==> xenon: inputs <==
Design cordic_magphase, start of the top module:
module cordic_magphase #(
    parameter integer INPUT_WIDTH      = 16,
    parameter integer INT_WIDTH        = 32,
    parameter integer ITERATIONS       = 32,
    parameter integer GAIN_FRAC_BITS   = 28,
    parameter integer OUTPUT_FRAC_BITS = 14
) (
    input  wire                          clk,
    input  wire                          rst_n,
    input  wire                          start,
    input  wire signed [INPUT_WIDTH-1:0] x_in,
    input  wire signed [INPUT_WIDTH-1:0] y_in,
    output reg                           busy,
    output reg                           done,
    output reg  signed [INT_WIDTH-1:0]   magnitude,
    output reg  signed [INT_WIDTH-1:0]   phase
);
export LEC_CHECK = 0
export ABC_AREA = 1
export CAP_MARGIN = 20
export CELL_PAD_IN_SITES_DETAIL_PLACEMENT = 0
export CELL_PAD_IN_SITES_GLOBAL_PLACEMENT = 2
export CORE_ASPECT_RATIO = 1.42
export CORE_MARGIN = 10
export CORE_UTILIZATION = 39
export CTS_CLUSTER_DIAMETER = 304
export CTS_CLUSTER_SIZE = 98
export GPL_ROUTABILITY_DRIVEN = 0
export GPL_TIMING_DRIVEN = 0
export HOLD_SLACK_MARGIN = 0.25
export PLACE_DENSITY = 0.38
export SETUP_SLACK_MARGIN = -0.64
export SLEW_MARGIN = 20
export TNS_END_PERCENT = 15
create_clock -name core_clock -period 6.44 [get_ports {clk}]
run.sh (not shown) runs the stock make flow with config.mk's settings and CLKGATE_MAP_FILE=.
==> inputs of lagoon, as changes to xenon <==
- ABC_AREA: 1 -> not set
- CELL_PAD_IN_SITES_DETAIL_PLACEMENT: 0 -> not set
- CELL_PAD_IN_SITES_GLOBAL_PLACEMENT: 2 -> not set
- CORE_ASPECT_RATIO: 1.42 -> not set
- CORE_MARGIN: 10 -> 2
- CORE_UTILIZATION: 39 -> 40
- CTS_CLUSTER_DIAMETER: 304 -> not set
- CTS_CLUSTER_SIZE: 98 -> not set
- GPL_ROUTABILITY_DRIVEN: 0 -> not set
- GPL_TIMING_DRIVEN: 0 -> not set
- HOLD_SLACK_MARGIN: 0.25 -> not set
- PLACE_DENSITY: 0.38 -> not set
- SETUP_SLACK_MARGIN: -0.64 -> not set
- TNS_END_PERCENT: 15 -> not set
==> flow/constraint.sdc (replaced) <==
create_clock -name core_clock -period 10.7 [get_ports {clk}]
set_input_delay 2.1400 -clock core_clock [delete_from_list [all_inputs] [get_ports {clk}]]
set_output_delay 2.1400 -clock core_clock [all_outputs]
set_load 0.01 [all_outputs]
==> inputs of fjord, as changes to xenon <==
- ABC_AREA: 1 -> not set
- CELL_PAD_IN_SITES_GLOBAL_PLACEMENT: 2 -> 0
- CORE_ASPECT_RATIO: 1.42 -> 0.85
- CORE_MARGIN: 10 -> 2
- CORE_UTILIZATION: 39 -> 64
- CTS_CLUSTER_DIAMETER: 304 -> 36
- CTS_CLUSTER_SIZE: 98 -> not set
- GPL_ROUTABILITY_DRIVEN: 0 -> not set
- GPL_TIMING_DRIVEN: 0 -> not set
- HOLD_SLACK_MARGIN: 0.25 -> not set
- PLACE_DENSITY: 0.38 -> not set
- PLACE_DENSITY_LB_ADDON: not set -> 0.16
- SETUP_SLACK_MARGIN: -0.64 -> not set
- TNS_END_PERCENT: 15 -> not set
==> flow/constraint.sdc (replaced) <==
create_clock -name core_clock -period 7.16 [get_ports {clk}]
set_input_delay 1.4320 -clock core_clock [delete_from_list [all_inputs] [get_ports {clk}]]
set_output_delay 1.4320 -clock core_clock [all_outputs]
set_load 0.01 [all_outputs]
==> qor.csv <==
stage;metric;value;unit
status;status;failed layout checks;
status;check-failures;setup timing;
sta;layout_setup_ws;-0.5967;ns
yosys;yosys.area.top_type_share;14.87;%
drt;wl_per_cell;24.71;µm
sta;setup_viol;49;
yosys;logic_family;adder cells;
-- figures above: fjord

==> qor.csv <==
stage;metric;value;unit
drt;wl_met3;5.448;mm
status;status;failed layout checks;
sta;layout_setup_ws;-0.4543;ns
status;check-failures;setup timing;
sta;finalWorstPathRequiredPeriod;6.894;ns
sta;setup_viol;48;
yosys;logic_family;simple AND/OR/NAND/NOR gates;
yosys;yosys.area.top_type_share;17.11;%
-- figures above: xenon

==> qor.csv <==
stage;metric;value;unit
status;status;timing/DRC/antenna clean;
yosys;yosys.area.top_type_share;14.87;%
sta;setup_viol;0;
yosys;logic_family;adder cells;
sta;layout_setup_ws;1.860;ns
-- figures above: lagoon

